exp/tundra:
==> flow/design.v <==
module tpumac
 #(parameter BITS_AB=8,
   parameter BITS_C=16)
  (
   input clk, rst_n, WrEn, en,
   input signed [BITS_AB-1:0] Ain,
   input signed [BITS_AB-1:0] Bin,
   input signed [BITS_C-1:0] Cin,
   output reg signed [BITS_AB-1:0] Aout,
   output reg signed [BITS_AB-1:0] Bout,
   output reg signed [BITS_C-1:0] Cout
  );
  reg signed [BITS_C-1:0] Mult;
  reg [BITS_C-1:0] Adder, CMux;
  assign Mult = Ain * Bin;
  assign Adder = Mult + Cout;
  assign CMux = WrEn ? Cin : Adder;
  always@(posedge clk, negedge rst_n) begin
	if (!rst_n) begin
		Aout <= '0;
		Bout <= '0;
		Cout <= '0;
	end
	else if (en) begin
		Aout <= Ain;
		Bout <= Bin;
		Cout <= CMux;
	end
  end
endmodule
make LEC_CHECK=0 CAP_MARGIN=20 CORE_MARGIN=2 CORE_UTILIZATION=66 CTS_CLUSTER_DIAMETER=38 CTS_CLUSTER_SIZE=69 HOLD_SLACK_MARGIN=-0.08 SLEW_MARGIN=20 finish   # period 4.92 ns
run.sh (not shown) runs the stock make flow with config.mk's settings and CLKGATE_MAP_FILE=.
exp/tundra had finished all stages when the layout checks came back failing, citing negative setup slack.
Input changes introduced in exp/raven (baseline for comparison: exp/tundra):
- a deleted CTS_CLUSTER_DIAMETER that had been 38
- a deleted HOLD_SLACK_MARGIN that had been -0.08
- an added ABC_AREA of 1
- a change of CORE_UTILIZATION from 66 to 71
- a deleted CTS_CLUSTER_SIZE that had been 69
- an added SETUP_SLACK_MARGIN of 0.27
- a change of the clock period (ns, I/O delays scaled along) from 4.92 to 1.79
Notes after the runs:
exp/raven failed in detailed placement (3_5_place_dp) with DPL-0033.
Starting density of the core up 7.6 points in exp/raven wrt exp/tundra
Aoi/oai-family share of the synthesized area ended up 1.0 points lower on exp/raven than on exp/tundra.
Going from exp/tundra to exp/raven, share of the synthesized netlist area taken by xor and xnor gates shrinks by 2.6 points.
When exp/raven is set beside exp/tundra, its mean area per synthesized cell turns out to be about 23% smaller.
Number of cell instances after yosys synthesis on exp/raven is up relative to exp/tundra.
Diff exp/tundra -> exp/raven | number of distinct library cells after synthesis | decrease of 1
> inputs changed (exp/raven -> exp/zinc)
- removing SETUP_SLACK_MARGIN (formerly 0.27)
- changing CORE_UTILIZATION from 71 to 64
- setting CTS_CLUSTER_DIAMETER to 43 for the first time
- removing ABC_AREA (formerly 1)
- changing the clock period (ns, I/O delays scaled along) from 1.79 to 4.95
--- outcome ---
- As for a clean layout from exp/zinc and exp/raven, there is none.
- Finished, but not clean: exp/zinc, with negative setup slack.
- exp/zinc vs. exp/raven: portion of the post-synthesis area used by sequential elements increased by 1.2 points relative to the old numbers, number of cell instances after yosys synthesis decreased by 159 relative to the old numbers, horizontal die size increased by about 1.8% relative to the old numbers, synthesized area per cell increased by about 30% relative to the old numbers, y dimension of the die increased by 1.5 um relative to the old numbers.
- Synthesized area ends up lower on exp/zinc.
- Die size: exp/zinc exceeds exp/raven
- Count of unique library cells instantiated by Yosys delta for exp/zinc relative to exp/raven: 1 higher
- Changes observed in exp/zinc relative to exp/raven: count of pins on the block boundary about even; number of flip-flops and latches in the synthesized netlist has remained practically unchanged.
Input-level comparison between exp/ember and exp/zinc:
- swapping 43 for 27 in CTS_CLUSTER_DIAMETER
- swapping 64 for 63 in CORE_UTILIZATION
--- outcome ---
- exp/ember completed end to end; final checks failed (negative setup slack).
- Row first-iteration DRC count: exp/ember higher / exp/zinc lower
- Comparing exp/zinc against exp/ember, there is no change at all in adder-cell share of the synthesized area.
- Across both runs, data required time of the critical path was higher for exp/ember than for exp/zinc.
- Area: exp/ember vs exp/zinc -> exp/ember larger
- In the reports for exp/ember and exp/zinc, the larger die size belongs to exp/ember.
- ~same largest stage delay on the critical path in exp/ember and exp/zinc
- For the critical path depth, exp/ember came in 1 lower than exp/zinc did.
- Looking at share of the clock period used by the worst path after layout, exp/ember sits 1.4 points higher than exp/zinc does.
- exp/ember vs exp/zinc, post-route worst setup slack went down by 0.068 ns.
Edits applied to the flow inputs when going from exp/ember to exp/violet:
- CTS_CLUSTER_DIAMETER no longer set, was 27
- CORE_UTILIZATION now 40, was 63
- the clock period (ns, I/O delays scaled along) now 5.09, was 4.95
Notes after the runs:
exp/violet ended with every stage complete and zero timing, DRC or antenna violations. Global-route wire length before repair delta for exp/violet relative to exp/ember: 1300 um lower. Total placed cells including tap cells of exp/violet exceeds that of exp/ember by more than 10%. Insertion delay to the later sink of the worst-skew pair essentially unchanged between exp/ember and exp/violet. | die size | exp/violet vs exp/ember | worse |.
Input-level comparison between exp/lagoon and exp/violet:
- putting SETUP_SLACK_MARGIN at -0.23 where nothing was set
- putting CTS_CLUSTER_DIAMETER at 397 where nothing was set
- putting CTS_CLUSTER_SIZE at 97 where nothing was set
- swapping 5.09 for 5.2 in the clock period (ns, I/O delays scaled along)
Notes after the runs:
- Ran to the end and failed final checks on negative setup slack: exp/lagoon.
- The amount of wire on met3 after detailed routing number comes out lower for exp/violet vs exp/lagoon.
- | clock-pin transition on the worst setup and hold timing paths | exp/lagoon vs exp/violet | ≈ equal |
- Global placement routability congestion in exp/lagoon is 6.4% below exp/violet.
- Post-CTS setup-driven buffer insertion count, exp/violet and exp/lagoon: larger value in exp/violet
- exp/lagoon: register fraction of the total cell area 0.31 points above exp/violet

* * *

== run A ==
RTL: the design.v shown in full above, as it stands there.
make LEC_CHECK=0 ABC_AREA=1 CAP_MARGIN=20 CELL_PAD_IN_SITES_GLOBAL_PLACEMENT=3 CORE_MARGIN=5 CORE_UTILIZATION=29 CTS_CLUSTER_SIZE=75 GPL_ROUTABILITY_DRIVEN=0 MAX_ROUTING_LAYER=met4 MIN_ROUTING_LAYER=met1 SLEW_MARGIN=0 TNS_END_PERCENT=65 finish   # period 4.94 ns
Run A ended with every stage complete and zero timing, DRC or antenna violations.
## Diff of input files: run B against run A
Settings: CORE_MARGIN now 2, was 5; MIN_ROUTING_LAYER no longer set, was met1; CTS_CLUSTER_DIAMETER now 297, previously not set; MAX_ROUTING_LAYER no longer set, was met4; GPL_ROUTABILITY_DRIVEN no longer set, was 0; SLEW_MARGIN now 20, was 0; CTS_CLUSTER_SIZE now 98, was 75; TNS_END_PERCENT no longer set, was 65; CORE_UTILIZATION now 30, was 29; the clock period (ns, I/O delays scaled along) now 3.67, was 4.94.
--- outcome ---
- STATUS run=run B STAGES=ALL_DONE FINAL_CHECKS=FAILED CAUSE=negative setup slack
- Run B vs run A, final cell count without fillers went up by 10.
- Sort run A and run B by fraction of the cycle the final worst path needs, ascending, and run A comes first.
- Worst setup slack (run B over run A): decrease, 950 ps
### run B -> run C
Settings: a change of CTS_CLUSTER_DIAMETER from 297 to 246; a deleted CTS_CLUSTER_SIZE that had been 98; a change of CELL_PAD_IN_SITES_GLOBAL_PLACEMENT from 3 to 1; an added PLACE_DENSITY of 0.77; a deleted ABC_AREA that had been 1.
Notes after the runs:
The flow for run C finished, though final verification flagged negative setup slack. Nothing crashed in run B and all stages finished; the problem is that the final layout failed, the offending checks being negative setup slack. Re met2 track demand over resource: run C is 3.0 points down on run B. Run C ended up with a higher clock buffer and inverter area fraction after layout than run B did. Changes observed in run C relative to run B: die size dropped about 6%; final total negative setup slack dropped 81 ps.

* * *

Starts from the design.v that is shown in full above.
export LEC_CHECK = 0
export ABC_AREA = 1
export CAP_MARGIN = 20
export CORE_MARGIN = 2
export CORE_UTILIZATION = 30
export CTS_CLUSTER_DIAMETER = 297
export CTS_CLUSTER_SIZE = 99
export PLACE_DENSITY = 0.89
export SLEW_MARGIN = 20
create_clock -name core_clock -period 3.67 [get_ports {clk}]
The starting point ran to the end with violations: setup timing.
Change:
CTS_CLUSTER_SIZE = default   (was 99)
GPL_TIMING_DRIVEN = 0   (was default)
PLACE_DENSITY = default   (was 0.89)
SETUP_SLACK_MARGIN = 0.75   (was default)
Effect: The new run reached the layout checks and failed them: setup timing; cell area drops by 5.9%; utilization drops by 2.7 points; setup slack improved by 60 ps; cell count drops by 6.1%; maximum frequency climbs by about 1.3%; flip-flop count is unchanged; wire length drops by 13%; hold slack got worse by 190 ps; first-iteration DRC count drops by about 40%.
Change:
ABC_AREA = default   (was 1)
CORE_UTILIZATION = 40   (was 30)
CTS_CLUSTER_DIAMETER = default   (was 297)
GPL_TIMING_DRIVEN = default   (was 0)
SETUP_SLACK_MARGIN = default   (was 0.75)
clock period = 5.2 ns   (was 3.67 ns; I/O delays follow)
Outcome:
- Now the flow went through all stages and came out clean
- area after synthesis falls by a few percent
- worst hold slack improves by 230 ps
- wire length falls by a quarter to a third
- utilization went up by 11 points
- via count went down by about a fifth
- design area goes down by roughly a tenth
- final cell count shrinks by about a fifth
- die size goes down by a quarter to a third
Change:
PLACE_DENSITY_LB_ADDON = 0.09   (was default)
SETUP_SLACK_MARGIN = -0.24   (was default)
TNS_END_PERCENT = 5   (was default)
- Now the flow produced a layout that fails on setup timing
- global-route usage is higher by 0.62 points
- hold slack got worse by 3.4 ps
- setup slack got worse by 230 ps
- register-to-register slack loses 120 ps
Change:
CORE_UTILIZATION = 64   (was 40)
CTS_CLUSTER_DIAMETER = 38   (was default)
HOLD_SLACK_MARGIN = -0.08   (was default)
PLACE_DENSITY_LB_ADDON = default   (was 0.09)
SETUP_SLACK_MARGIN = default   (was -0.24)
TNS_END_PERCENT = default   (was 5)
=> Now the flow went through all stages and came out clean. Maximum frequency rose by 4.6%. Hold slack stays flat. Routed wire length rose by 11%. Critical path depth rose by 3. Area after synthesis stays the same. Utilization rose by 32 points. Global-route usage rose by 12 points.
